==> inputs of job 3498 <==
==> flow/design.v (excerpt) <==
module dut #(
    parameter int DATAW = 16
)(
    input  wire                 clk,
    input  wire                 rst_n,
    input  wire                 in_valid,
    output wire                 in_ready,
    input  wire signed [DATAW-1:0] in_data,
    output reg                  out_valid,
    input  wire                 out_ready,
    output reg signed [2*DATAW-1:0] out_data
);
    assign in_ready = rst_n && (!out_valid || out_ready);
    always @(posedge clk or negedge rst_n) begin
        if (!rst_n) begin
            out_valid <= 1'b0;
            out_data  <= '0;
        end else begin
            if (in_valid && in_ready) begin
                out_data  <= in_data * in_data;  
                out_valid <= 1'b1;
            end else if (out_valid && out_ready) begin
                out_valid <= 1'b0;
            end
        end
    end
endmodule
==> flow/config.mk <==
export PLATFORM = sky130hd
export DESIGN_NAME = dut
export DESIGN_NICKNAME = dut
export VERILOG_FILES = /design/flow/design.v
export SDC_FILE = /design/flow/constraint.sdc
export NUM_CORES = 4
export LEC_CHECK = 0
export ABC_AREA = 0
export CAP_MARGIN = 35
export CELL_PAD_IN_SITES_DETAIL_PLACEMENT = 0
export CORE_ASPECT_RATIO = 1.41
export CORE_MARGIN = 2
export CORE_UTILIZATION = 70
export CTS_CLUSTER_DIAMETER = 29
export CTS_CLUSTER_SIZE = 15
export GPL_ROUTABILITY_DRIVEN = 1
export GPL_TIMING_DRIVEN = 1
export PLACE_DENSITY_LB_ADDON = 0.25
export SETUP_SLACK_MARGIN = 0.76
export SLEW_MARGIN = 10
export TNS_END_PERCENT = 45
==> flow/constraint.sdc <==
create_clock -name core_clock -period 6.88 [get_ports {clk}]
set_input_delay 1.3760 -clock core_clock [delete_from_list [all_inputs] [get_ports {clk}]]
set_output_delay 1.3760 -clock core_clock [all_outputs]
set_load 0.01 [all_outputs]
run.sh (not shown) runs the stock make flow with config.mk's settings and CLKGATE_MAP_FILE=.
==> job 798: changes against job 3498 <==
==> flow/config.mk (replaced) <==
export PLATFORM = sky130hd
export DESIGN_NAME = dut
export DESIGN_NICKNAME = dut
export VERILOG_FILES = /design/flow/design.v
export SDC_FILE = /design/flow/constraint.sdc
export NUM_CORES = 4
export LEC_CHECK = 0
export CAP_MARGIN = 20
export CORE_MARGIN = 2
export CORE_UTILIZATION = 19
export CTS_CLUSTER_DIAMETER = 87
export GPL_ROUTABILITY_DRIVEN = 0
export GPL_TIMING_DRIVEN = 0
export PLACE_DENSITY_LB_ADDON = 0.11
export SLEW_MARGIN = 5
==> flow/constraint.sdc (replaced) <==
create_clock -name core_clock -period 7.5 [get_ports {clk}]
set_input_delay 1.5000 -clock core_clock [delete_from_list [all_inputs] [get_ports {clk}]]
set_output_delay 1.5000 -clock core_clock [all_outputs]
set_load 0.01 [all_outputs]
==> comparison <==
Job 3498 never finished: it broke off in 5_1_grt (GRT-0116). Job 798 ran to the end with no violations. Synthesized area is the same in job 3498 and job 798. In die area, job 798 is at 3.6 times the value of job 3498. Synthesized cell count is the same in job 3498 and job 798.

---

==> run R <==
==> flow/design.v <==
`timescale 1ns/1ps
module dut #(
    parameter int DATAW = 16
)(
    input  wire                 clk,
    input  wire                 rst_n,
    input  wire                 in_valid,
    output wire                 in_ready,
    input  wire signed [DATAW-1:0] in_data,
    output reg                  out_valid,
    input  wire                 out_ready,
    output reg signed [2*DATAW-1:0] out_data
);
    assign in_ready = rst_n && (!out_valid || out_ready);
    always @(posedge clk or negedge rst_n) begin
        if (!rst_n) begin
            out_valid <= 1'b0;
            out_data  <= '0;
        end else begin
            if (in_valid && in_ready) begin
                out_data  <= in_data * in_data;  
                out_valid <= 1'b1;
            end else if (out_valid && out_ready) begin
                out_valid <= 1'b0;
            end
        end
    end
endmodule
==> flow/run.sh <==
#!/bin/bash
# the make line also repeats each setting of config.mk as NAME=value (left out here)
make -C /OpenROAD-flow-scripts/flow DESIGN_CONFIG=/design/flow/config.mk WORK_HOME=/design/flow/orfs CLKGATE_MAP_FILE= finish
==> flow/config.mk <==
export PLATFORM = sky130hd
export DESIGN_NAME = dut
export DESIGN_NICKNAME = dut
export VERILOG_FILES = /design/flow/design.v
export SDC_FILE = /design/flow/constraint.sdc
export NUM_CORES = 4
export LEC_CHECK = 0
export CAP_MARGIN = 20
export CORE_ASPECT_RATIO = 0.5
export CORE_MARGIN = 2
export CORE_UTILIZATION = 71
export CTS_CLUSTER_DIAMETER = 379
export CTS_CLUSTER_SIZE = 100
export HOLD_SLACK_MARGIN = 0.06
export PLACE_DENSITY_LB_ADDON = 0.3
export SETUP_SLACK_MARGIN = -0.75
export SLEW_MARGIN = 0
export TNS_END_PERCENT = 20
==> flow/constraint.sdc <==
create_clock -name core_clock -period 7.5 [get_ports {clk}]
set_input_delay 1.5000 -clock core_clock [delete_from_list [all_inputs] [get_ports {clk}]]
set_output_delay 1.5000 -clock core_clock [all_outputs]
set_load 0.01 [all_outputs]
==> run B (differences from run R) <==
Settings changed: CORE_UTILIZATION 71 to 40.
==> impl_metrics.toml <==
# physical design summary
[floorplanning]
dieArea_mm2 = 0.0271
tap_cells = 344

[final_timing]
slew_headroom = 0.612
fin_ws_ps = 252

[drt]
drt-wirelength-per-cell_um = 14.3
dr_wl_met2_um = 11800

[clocking]
clk_latency_ps = 270

[placement]
placed_area_mm2 = 0.0117

[final_layout]
comb_area_share = 0.683
final_area_mm2 = 0.0119

[worst_setup_path]
cp.depth = 23
ff2ff_setup_slack_ps = 5860
max_stage_delay_ps = 530

[grt]
gr-usage-met1 = 0.225
globalRouteTotalUtil = 0.175

[run_status]
status = "no timing/DRC/antenna violations"
-- figures above: run B

==> impl_metrics.toml <==
# physical design summary
[worst_setup_path]
ff2ff_setup_slack_ps = 5810
max_stage_delay_ps = 510
cp.depth = 22

[run_status]
status = "no timing/DRC/antenna violations"

[final_layout]
final_area_mm2 = 0.0116
comb_area_share = 0.696

[final_timing]
fin_ws_ps = 159
slew_headroom = 0.608

[grt]
gr-usage-met1 = 0.409

[floorplanning]
tap_cells = 198

[drt]
dr_wl_met2_um = 12300

[placement]
placed_area_mm2 = 0.0115
-- figures above: run R


---

==> v39: inputs <==
RTL: the design.v shown in full above, as it stands there.
export LEC_CHECK = 0
export CAP_MARGIN = 20
export CORE_MARGIN = 2
export CORE_UTILIZATION = 40
export PLACE_DENSITY = 0.6
export SLEW_MARGIN = 20
create_clock -name core_clock -period 7.29 [get_ports {clk}]
==> inputs of v2, as changes to v39 <==
CTS_CLUSTER_DIAMETER = 379   (was unset)
CTS_CLUSTER_SIZE = 100   (was unset)
PLACE_DENSITY = unset   (was 0.6)
PLACE_DENSITY_LB_ADDON = 0.3   (was unset)
SETUP_SLACK_MARGIN = -0.52   (was unset)
SLEW_MARGIN = 0   (was 20)
TNS_END_PERCENT = 20   (was unset)
==> flow/constraint.sdc (replaced) <==
create_clock -name core_clock -period 7.5 [get_ports {clk}]
set_input_delay 1.5000 -clock core_clock [delete_from_list [all_inputs] [get_ports {clk}]]
set_output_delay 1.5000 -clock core_clock [all_outputs]
set_load 0.01 [all_outputs]
==> inputs of v25, as changes to v39 <==
CELL_PAD_IN_SITES_GLOBAL_PLACEMENT = 3   (was unset)
CTS_CLUSTER_DIAMETER = 336   (was unset)
CTS_CLUSTER_SIZE = 41   (was unset)
PLACE_DENSITY = 0.57   (was 0.6)
SETUP_SLACK_MARGIN = -0.66   (was unset)
==> flow/constraint.sdc (replaced) <==
create_clock -name core_clock -period 7.5 [get_ports {clk}]
set_input_delay 1.5000 -clock core_clock [delete_from_list [all_inputs] [get_ports {clk}]]
set_output_delay 1.5000 -clock core_clock [all_outputs]
set_load 0.01 [all_outputs]
==> comparison <==
- v39 ran to the end with no violations. v25 went through all stages and came out clean. v2 went through all stages and came out clean.
- Area after synthesis is the same in v2 and v39.
- Of v2 and v39, v39 has the higher non-clock buffer count (gap 25).
- Of v25 and v39, v25 has the higher global-route usage (gap 1.9 points).
- The highest design area belongs to v25, the lowest to v2.
==> figures <==
metric                                                         v25         v39           v2
Status                            no timing/DRC/antenna violations  no timing/DRC/antenna violations  no timing/DRC/antenna violations
Proportion of cell area occupied by multi-input gates        66.9%       67.4%        68.2%
Placed instance area                                    12000 um^2  11900 um^2   11700 um^2
HPWL after detailed placement                             22000 um    20300 um     20000 um
Final worst setup slack                                     226 ps      249 ps       210 ps
Placement-stage worst setup slack                         -80.2 ps     -146 ps     -76.6 ps
Fraction of cell area in non-clock buffers                   11.8%       11.2%        9.92%
Worst-skew pair later-pin latency                           270 ps      280 ps       280 ps
Area of all placed cells without fillers                12100 um^2  12100 um^2   11900 um^2
Via total after detailed routing                              7500        7639         7510
Combinational gate area                                  8110 um^2   8160 um^2    8100 um^2
Final critical-path share of the clock period                97.0%       96.6%        97.2%
Reg2reg setup slack                                        5500 ps     5610 ps      5820 ps
Router iterations before antenna repair                          4           4            5
Start point of the critical path                       in_data[15]  in_data[6]  in_data[15]

---

==> trial 96: inputs <==
// dut: RTL as listed in full above, without the edits since
make LEC_CHECK=0 ABC_AREA=1 CAP_MARGIN=15 CELL_PAD_IN_SITES_DETAIL_PLACEMENT=0 CELL_PAD_IN_SITES_GLOBAL_PLACEMENT=3 CORE_ASPECT_RATIO=1.11 CORE_MARGIN=7 CORE_UTILIZATION=40 GPL_ROUTABILITY_DRIVEN=0 MAX_ROUTING_LAYER=met4 PLACE_DENSITY_LB_ADDON=0.26 SETUP_SLACK_MARGIN=0.19 SLEW_MARGIN=25 TNS_END_PERCENT=10 finish   # period 4.27 ns
==> trial 22: changes against trial 96 <==
- ABC_AREA: 1 -> not set
- CAP_MARGIN: 15 -> 20
- CELL_PAD_IN_SITES_DETAIL_PLACEMENT: 0 -> not set
- CELL_PAD_IN_SITES_GLOBAL_PLACEMENT: 3 -> not set
- CORE_ASPECT_RATIO: 1.11 -> not set
- CORE_MARGIN: 7 -> 2
- CORE_UTILIZATION: 40 -> 72
- CTS_CLUSTER_DIAMETER: not set -> 80
- CTS_CLUSTER_SIZE: not set -> 47
- GPL_ROUTABILITY_DRIVEN: 0 -> not set
- MAX_ROUTING_LAYER: met4 -> not set
- PLACE_DENSITY_LB_ADDON: 0.26 -> not set
- SETUP_SLACK_MARGIN: 0.19 -> 0.86
- SLEW_MARGIN: 25 -> 20
- TNS_END_PERCENT: 10 -> not set
==> flow/constraint.sdc (replaced) <==
create_clock -name core_clock -period 3.47 [get_ports {clk}]
set_input_delay 0.6940 -clock core_clock [delete_from_list [all_inputs] [get_ports {clk}]]
set_output_delay 0.6940 -clock core_clock [all_outputs]
set_load 0.01 [all_outputs]
==> results <==
Status: trial 96 complete, but fails checks; trial 22 aborted with a tool error
Stage where the flow stopped: trial 96 -; trial 22 clock tree synthesis
Reasons for failing layout checks: trial 96 negative setup slack; trial 22 -
Site Rows: trial 96 63; trial 22 43
Mux share: trial 96 0; trial 22 0.0009730
XOR/XNOR Fraction of Synth Area: trial 96 0.01905; trial 22 0.03491
Height of the chip: trial 96 189.0 um; trial 22 123.5 um
Cell count listed in synth_stat.txt: trial 96 1,419; trial 22 1,138
Post-synthesis cell count: trial 96 1,419; trial 22 1,138
Area after detailed placement: trial 96 13,580 um^2; trial 22 13,150 um^2
Worst slack after detailed placement: trial 96 -2.301 ns; trial 22 -3.320 ns
Sequential-to-total area share from yosys stat: trial 96 0.07256; trial 22 0.07784
Core region area: trial 96 26,880 um^2; trial 22 13,930 um^2
Fraction of the mapped netlist area in simple logic gates: trial 96 0.1876; trial 22 0.1102
Post-Synth AOI/OAI Area: trial 96 0.03118; trial 22 0.07966
Yosys chip area: trial 96 11,040 um^2; trial 22 10,290 um^2
Area fraction in full adders, half adders and majority gates: trial 96 0.5236; trial 22 0.5617
Post-synthesis instance area: trial 96 11,040 um^2; trial 22 10,290 um^2
Synthesized area per cell: trial 96 7.777 um^2; trial 22 9.040 um^2
Die outline area: trial 96 32,440 um^2; trial 22 15,260 um^2
Floorplan Utilization: trial 96 0.4106; trial 22 0.7383
Die W: trial 96 171.7 um; trial 22 123.5 um
Cell total after placement: trial 96 1,982; trial 22 1,552
